Design cache, start of the top module:
module cache(
    input  wire         clk,
    input  wire         resetn,
    input  wire         valid,
    input  wire         op,
    input  wire [ 2: 0] index,
    input  wire [24: 0] tag,
    input  wire [ 3: 0] offset,
    input  wire [ 3: 0] wstrb,
    input  wire [31: 0] wdata,
    output wire         addr_ok,
    output wire         data_ok,
    output wire [31: 0] rdata,
    output wire         rd_req,
    output wire [ 2: 0] rd_type,
    output wire [31: 0] rd_addr,
    input  wire         rd_rdy,
    input  wire         ret_valid,
    input  wire         ret_last,
    input  wire [31: 0] ret_data,
    output wire         wr_req,
    output wire [ 2: 0] wr_type,
    output wire [31: 0] wr_addr,
    output wire [ 3: 0] wr_wstrb,
    output wire [127:0] wr_data,
    input  wire         wr_rdy
);
make LEC_CHECK=0 CAP_MARGIN=15 CORE_MARGIN=2 CORE_UTILIZATION=70 CTS_CLUSTER_DIAMETER=63 CTS_CLUSTER_SIZE=21 SETUP_SLACK_MARGIN=1.11 SLEW_MARGIN=20 TNS_END_PERCENT=80 finish   # period 4.23 ns
run.sh (not shown) runs the stock make flow with config.mk's settings and CLKGATE_MAP_FILE=.
The baseline reached the layout checks and failed them: setup timing.
Next try:
==> flow/config.mk (replaced) <==
export PLATFORM = sky130hd
export DESIGN_NAME = cache
export DESIGN_NICKNAME = cache
export VERILOG_FILES = /design/flow/design.v
export SDC_FILE = /design/flow/constraint.sdc
export NUM_CORES = 4
export LEC_CHECK = 0
export CAP_MARGIN = 20
export CORE_MARGIN = 2
export CORE_UTILIZATION = 72
export CTS_CLUSTER_SIZE = 32
export PLACE_DENSITY = 0.64
export SETUP_SLACK_MARGIN = 1.65
export SLEW_MARGIN = 20
==> flow/constraint.sdc (replaced) <==
create_clock -name core_clock -period 5.54 [get_ports {clk}]
set_input_delay 1.1080 -clock core_clock [delete_from_list [all_inputs] [get_ports {clk}]]
set_output_delay 1.1080 -clock core_clock [all_outputs]
set_load 0.01 [all_outputs]
=> Now the flow aborted during global routing (5_1_grt), error ODB-0269; area after synthesis stays the same; die size went down by a few percent; synthesized cell count is unchanged.
Next try:
--- a/flow/config.mk
+++ b/flow/config.mk
@@ -11 +11,2 @@
-export CTS_CLUSTER_SIZE = 32
+export CTS_CLUSTER_SIZE = 53
+export HOLD_SLACK_MARGIN = -0.1
@@ -13 +13,0 @@
-export SETUP_SLACK_MARGIN = 1.65
With this change the flow completed, yet does not pass: setup timing.
Synthesized area does not change.
Die area stays the same.
Synthesized cell count is unchanged.
Next try:
--- a/flow/config.mk
+++ b/flow/config.mk
@@ -9,5 +9,8 @@
-export CORE_MARGIN = 2
-export CORE_UTILIZATION = 72
-export CTS_CLUSTER_SIZE = 53
-export HOLD_SLACK_MARGIN = -0.1
-export PLACE_DENSITY = 0.64
+export CORE_MARGIN = 8
+export CORE_UTILIZATION = 15
+export GPL_ROUTABILITY_DRIVEN = 0
+export GPL_TIMING_DRIVEN = 0
+export HOLD_SLACK_MARGIN = 0.08
+export MAX_ROUTING_LAYER = met4
+export PLACE_DENSITY_LB_ADDON = 0.07
+export SETUP_SLACK_MARGIN = 2.34
==> flow/constraint.sdc (replaced) <==
create_clock -name core_clock -period 9.13 [get_ports {clk}]
set_input_delay 1.8260 -clock core_clock [delete_from_list [all_inputs] [get_ports {clk}]]
set_output_delay 1.8260 -clock core_clock [all_outputs]
set_load 0.01 [all_outputs]
The changed run produced a clean layout.
Synthesized cell count is unchanged.
Setup slack improves by 2.2 ns.
Count of clock-buffer cells in the layout climbs by 140.
Combinational power is lower by 21%.
Global-route usage goes down by 31 points.
First-iteration DRC count fell by 50%.
Utilization decreases by 65 points.
Routed wire length climbs by 62%.
Area after synthesis does not change.

cache again, from the RTL that the note above started with.
clock: 4.23 ns
lec_check: 0
cap_margin: 20
core_margin: 2
core_utilization: 72
cts_cluster_diameter: 26
cts_cluster_size: 21
setup_slack_margin: 1.13
slew_margin: 20
The first run died in 4_1_cts.
Then changed:
CORE_UTILIZATION = 70   (was 72)
CTS_CLUSTER_DIAMETER = default   (was 26)
CTS_CLUSTER_SIZE = 25   (was 21)
HOLD_SLACK_MARGIN = 0.3   (was default)
SETUP_SLACK_MARGIN = 1.15   (was 1.13)
clock period = 4.29 ns   (was 4.23 ns; I/O delays follow)
The new run produced a layout that fails on negative setup slack.
Synthesized area is unchanged.
Synthesized cell count does not change.
Die area rises by a few percent.
Then changed:
CORE_UTILIZATION = 64   (was 70)
CTS_CLUSTER_SIZE = default   (was 25)
HOLD_SLACK_MARGIN = default   (was 0.3)
SETUP_SLACK_MARGIN = default   (was 1.15)
clock period = 6.55 ns   (was 4.29 ns; I/O delays follow)
This time the run ran to the end with no violations.
Non-clock buffer count drops by 399.
Count of clock-buffer cells in the layout drops by 18.
Die size climbs by about 9%.
Cell area drops by 5.0%.
Setup slack is better by 1.1 ns.
Power drops by 36%.
Sequential share of layout area climbs by 3.0 points.
Then changed:
CAP_MARGIN = 25   (was 20)
CELL_PAD_IN_SITES_DETAIL_PLACEMENT = 1   (was default)
CORE_UTILIZATION = 40   (was 64)
CTS_CLUSTER_DIAMETER = 107   (was default)
GPL_TIMING_DRIVEN = 0   (was default)
PLACE_DENSITY_LB_ADDON = 0.03   (was default)
clock period = 4.44 ns   (was 6.55 ns; I/O delays follow)
The changed run finished but fails on negative setup slack.
Worst setup slack is worse by 1.3 ns.
Global-route usage goes down by 7.3 points.
Wire length goes up by about 30%.
Design area went up by about 8%.
Total power goes up by about 56%.
Utilization fell by 25 points.
Combinational power grows by 93%.

cache again, from the RTL that the note above started with.
make LEC_CHECK=0 CAP_MARGIN=5 CORE_MARGIN=2 CORE_UTILIZATION=72 HOLD_SLACK_MARGIN=0.24 PLACE_DENSITY=0.65 SETUP_SLACK_MARGIN=-0.55 SLEW_MARGIN=20 finish   # period 5.54 ns
The starting point completed, yet does not pass: setup timing.
Next try:
- ABC_AREA: unset -> 1
- CAP_MARGIN: 5 -> 35
- CELL_PAD_IN_SITES_DETAIL_PLACEMENT: unset -> 2
- CORE_UTILIZATION: 72 -> 40
- CTS_CLUSTER_SIZE: unset -> 13
- GPL_TIMING_DRIVEN: unset -> 1
- HOLD_SLACK_MARGIN: 0.24 -> 0.3
- MIN_ROUTING_LAYER: unset -> met1
- PLACE_DENSITY: 0.65 -> unset
- SETUP_SLACK_MARGIN: -0.55 -> 0.76
- clock period: 5.54 -> 4.4 ns (I/O delays scaled with it)
The new run ended with an error in global routing, error GRT-0232.
Area after synthesis rises by 2.3%.
Synthesized cell count rises by 71%.
Die area rises by 83%.
Next try:
- ABC_AREA: 1 -> unset
- CAP_MARGIN: 35 -> 5
- CELL_PAD_IN_SITES_DETAIL_PLACEMENT: 2 -> 1
- CORE_MARGIN: 2 -> 3
- CORE_UTILIZATION: 40 -> 41
- CTS_CLUSTER_DIAMETER: unset -> 191
- CTS_CLUSTER_SIZE: 13 -> unset
- HOLD_SLACK_MARGIN: 0.3 -> unset
- PLACE_DENSITY_LB_ADDON: unset -> 0.29
- SETUP_SLACK_MARGIN: 0.76 -> unset
- TNS_END_PERCENT: unset -> 55
- clock period: 4.4 -> 7.7 ns (I/O delays scaled with it)
The new run produced a clean layout.
Die area falls by 3.9%.
Area after synthesis falls by 2.3%.
Synthesized cell count falls by 42%.
Next try:
- CAP_MARGIN: 5 -> 20
- CELL_PAD_IN_SITES_DETAIL_PLACEMENT: 1 -> unset
- CORE_MARGIN: 3 -> 2
- CORE_UTILIZATION: 41 -> 70
- CTS_CLUSTER_DIAMETER: 191 -> 317
- CTS_CLUSTER_SIZE: unset -> 25
- GPL_TIMING_DRIVEN: 1 -> unset
- MIN_ROUTING_LAYER: met1 -> unset
- PLACE_DENSITY_LB_ADDON: 0.29 -> unset
- SETUP_SLACK_MARGIN: unset -> 1.15
- TNS_END_PERCENT: 55 -> 5
- clock period: 7.7 -> 4.29 ns (I/O delays scaled with it)
After rerunning:
- The changed run produced a layout that fails on setup timing
- total power grows by 46%
- non-clock buffer count grows by 568
- core utilization grows by 34 points
- global-route usage grows by 15 points
- flip-flop count stays the same
- routed wire length shrinks by 7.2%
Power is estimated from default activity; no workload was simulated.
